==> run X: inputs <==
Design Integration, start of the top module:
module Integration(input clk,
	 input rst,
	 output [31:0]mem_addr,
	 output [31:0]mem_wdata,
	 output mem_we,
	 input [31:0]mem_rdata
 );
clock: 5.0 ns
lec_check: 0
cap_margin: 5
core_margin: 2
core_utilization: 68
cts_cluster_diameter: 27
cts_cluster_size: 41
max_routing_layer: met4
setup_slack_margin: 1.47
slew_margin: 20
run.sh (not shown) runs the stock make flow with config.mk's settings and CLKGATE_MAP_FILE=.
==> run M (differences from run X) <==
==> flow/config.mk (replaced) <==
export PLATFORM = sky130hd
export DESIGN_NAME = Integration
export DESIGN_NICKNAME = Integration
export VERILOG_FILES = /design/flow/design.v
export SDC_FILE = /design/flow/constraint.sdc
export NUM_CORES = 4
export LEC_CHECK = 0
export CAP_MARGIN = 20
export CELL_PAD_IN_SITES_DETAIL_PLACEMENT = 0
export CELL_PAD_IN_SITES_GLOBAL_PLACEMENT = 3
export CORE_ASPECT_RATIO = 0.56
export CORE_MARGIN = 5
export CORE_UTILIZATION = 29
export CTS_CLUSTER_SIZE = 87
export GPL_TIMING_DRIVEN = 1
export MIN_ROUTING_LAYER = met1
export PLACE_DENSITY_LB_ADDON = 0.29
export SETUP_SLACK_MARGIN = 2.66
export SLEW_MARGIN = 10
export TNS_END_PERCENT = 50
==> flow/constraint.sdc (replaced) <==
create_clock -name core_clock -period 11.0 [get_ports {clk}]
set_input_delay 2.2000 -clock core_clock [delete_from_list [all_inputs] [get_ports {clk}]]
set_output_delay 2.2000 -clock core_clock [all_outputs]
set_load 0.01 [all_outputs]
==> comparison table <==
Post-CTS Setup Repair Bufs: run X 20; run M 0
Vertical die dimension: run X 205 um; run M 240 um
Outcome: run X stopped before the end; run M timing/DRC/antenna clean
Last stage reached: run X global routing; run M -
Post-placement setup slack: run X -1.42 ns; run M 2.04 ns
Number of buffers inserted during clock tree synthesis: run X 99; run M 47
Number of resized instances in the post-cts repair step: run X 233; run M 3
Placer Congestion: run X 1.03; run M 0.857
Placed cells: run X 2,978; run M 3,408
Total half-perimeter wirelength after legalization and detailed placement: run X 65.6 mm; run M 71.2 mm
Area of the core region: run X 39,700 um^2; run M 93,700 um^2
Width of the die: run X 205 um; run M 421 um
Number of standard-cell rows in the floorplan: run X 73; run M 84
Count of H-tree levels built during CTS: run X 3; run M 2
Starting density of the core: run X 69.0%; run M 29.2%

==> job 1741 <==
Starting RTL as in the previous note.
==> flow/design.v (excerpt) <==
module Integration(input clk,
	 input rst,
	 output [31:0]mem_addr,
	 output [31:0]mem_wdata,
	 output mem_we,
	 input [31:0]mem_rdata
 );
 	wire [5:0]func;
	wire [31:0]signextend;
	wire [31:0]rs_data;
	wire [31:0]rt_data;
	 wire [31:0]mdr_result;
	 wire [31:0]A_out;
	  wire [31:0]B_out;
	  wire [31:0]alu_ou_result;
	   wire[3:0]alu_control;
	 wire zero;
	 wire [31:0]instruction;
	 wire [31:0]pc_out;
	 wire [31:0]jump_address;
	 wire [31:0]alu_result;
	 wire [5:0] opcode;
	 wire [4:0] rs;
	 wire [4:0] rt;
	 wire [4:0] rd;
	 wire PCWrite;
	 wire IorD;
	 wire MemWrite;
	 wire IRWrite;
	 wire ALUSrcA;
	 wire [1:0] ALUSrcB;
	 wire [1:0] ALUOp;
	 wire MemtoReg;
	 wire RegWrite;
	 wire RegDst;
	 wire PCWriteCond;
	 wire MemRead;
	 wire [1:0] PCSource;
	 wire Branch;
	assign instruction = mem_rdata;
	assign mem_addr = IorD ? alu_ou_result : pc_out;
	assign mem_wdata = B_out;
	assign mem_we = MemWrite;
PC pc (
    .clk(clk), 
    .rst(rst), 
    .jump_address(jump_address),
    .alu_ou_result(alu_ou_result),
    .alu_result(alu_result),
    .pc_source(PCSource), 
    .zero(zero),
    .pcwrite(PCWrite), 
    .pcwrite_cond(PCWriteCond),
    .pc_out(pc_out)
    );
	Instruction_reg IR (
    .instruction(instruction), 
    .IRwrite(IRWrite), 
    .clk(clk), 
    .rst(rst), 
    .opcode(opcode), 
    .func(func), 
    .jump_address(jump_address), 
    .rs(rs), 
    .rt(rt), 
    .rd(rd), 
    .signextend(signextend)
    );
	 memory_data_register mdr (
    .data_in(mem_rdata), 
    .clk(clk), 
    .rst(rst), 
    .mdr_result(mdr_result)
    );
	 controlunit control (
    .clk(clk), 
    .rst(rst), 
    .opcode(opcode), 
    .PCWrite(PCWrite), 
    .IorD(IorD), 
    .MemWrite(MemWrite), 
    .IRWrite(IRWrite), 
    .ALUSrcA(ALUSrcA), 
    .ALUSrcB(ALUSrcB), 
    .ALUOp(ALUOp), 
    .MemtoReg(MemtoReg), 
    .RegWrite(RegWrite), 
  ...
Settings: LEC_CHECK=0, CAP_MARGIN=0, CORE_MARGIN=2, CORE_UTILIZATION=72, CTS_CLUSTER_DIAMETER=305, CTS_CLUSTER_SIZE=13, PLACE_DENSITY_LB_ADDON=0.15, SETUP_SLACK_MARGIN=0.28, SLEW_MARGIN=40; clock period 2.02 ns.
==> inputs of job 8270, as changes to job 1741 <==
Settings changed: CAP_MARGIN 0 to 20, CORE_UTILIZATION 72 to 55, CTS_CLUSTER_DIAMETER 305 to unset, CTS_CLUSTER_SIZE 13 to unset, PLACE_DENSITY_LB_ADDON 0.15 to unset, SETUP_SLACK_MARGIN 0.28 to unset, SLEW_MARGIN 40 to 20.
==> flow/constraint.sdc (replaced) <==
create_clock -name core_clock -period 4.43 [get_ports {clk}]
set_input_delay 0.8860 -clock core_clock [delete_from_list [all_inputs] [get_ports {clk}]]
set_output_delay 0.8860 -clock core_clock [all_outputs]
set_load 0.01 [all_outputs]
==> reports/metrics.cfg <==
[outcome]
outcome=aborted with a tool error
stop_stage=clock tree synthesis
error=[ERROR DPL-0033] detailed placement checks failed during check placement.

[place]
place_congestion=1.09
place_area_mm2=0.0335
dp_slack_ps=-4240

[synthesis]
synth.cell_area_mm2=0.0274
mux_share_pct=18.4

[floorplanning]
core_mm2=0.0376
die-height_um=199

That was job 1741.
==> reports/metrics.cfg <==
[synthesis]
synth.cell_area_mm2=0.0274
mux_share_pct=18.4

[detailed_routing]
first_iter_violations=2260

[place]
place_area_mm2=0.0320
dp_slack_ps=-1740
place_congestion=1.01

[sta]
finalSetupViolCount=44
fin_ws_ps=-1190

[floorplanning]
core_mm2=0.0491

[outcome]
so.violations=setup timing
outcome=complete, but fails checks

That was job 8270.
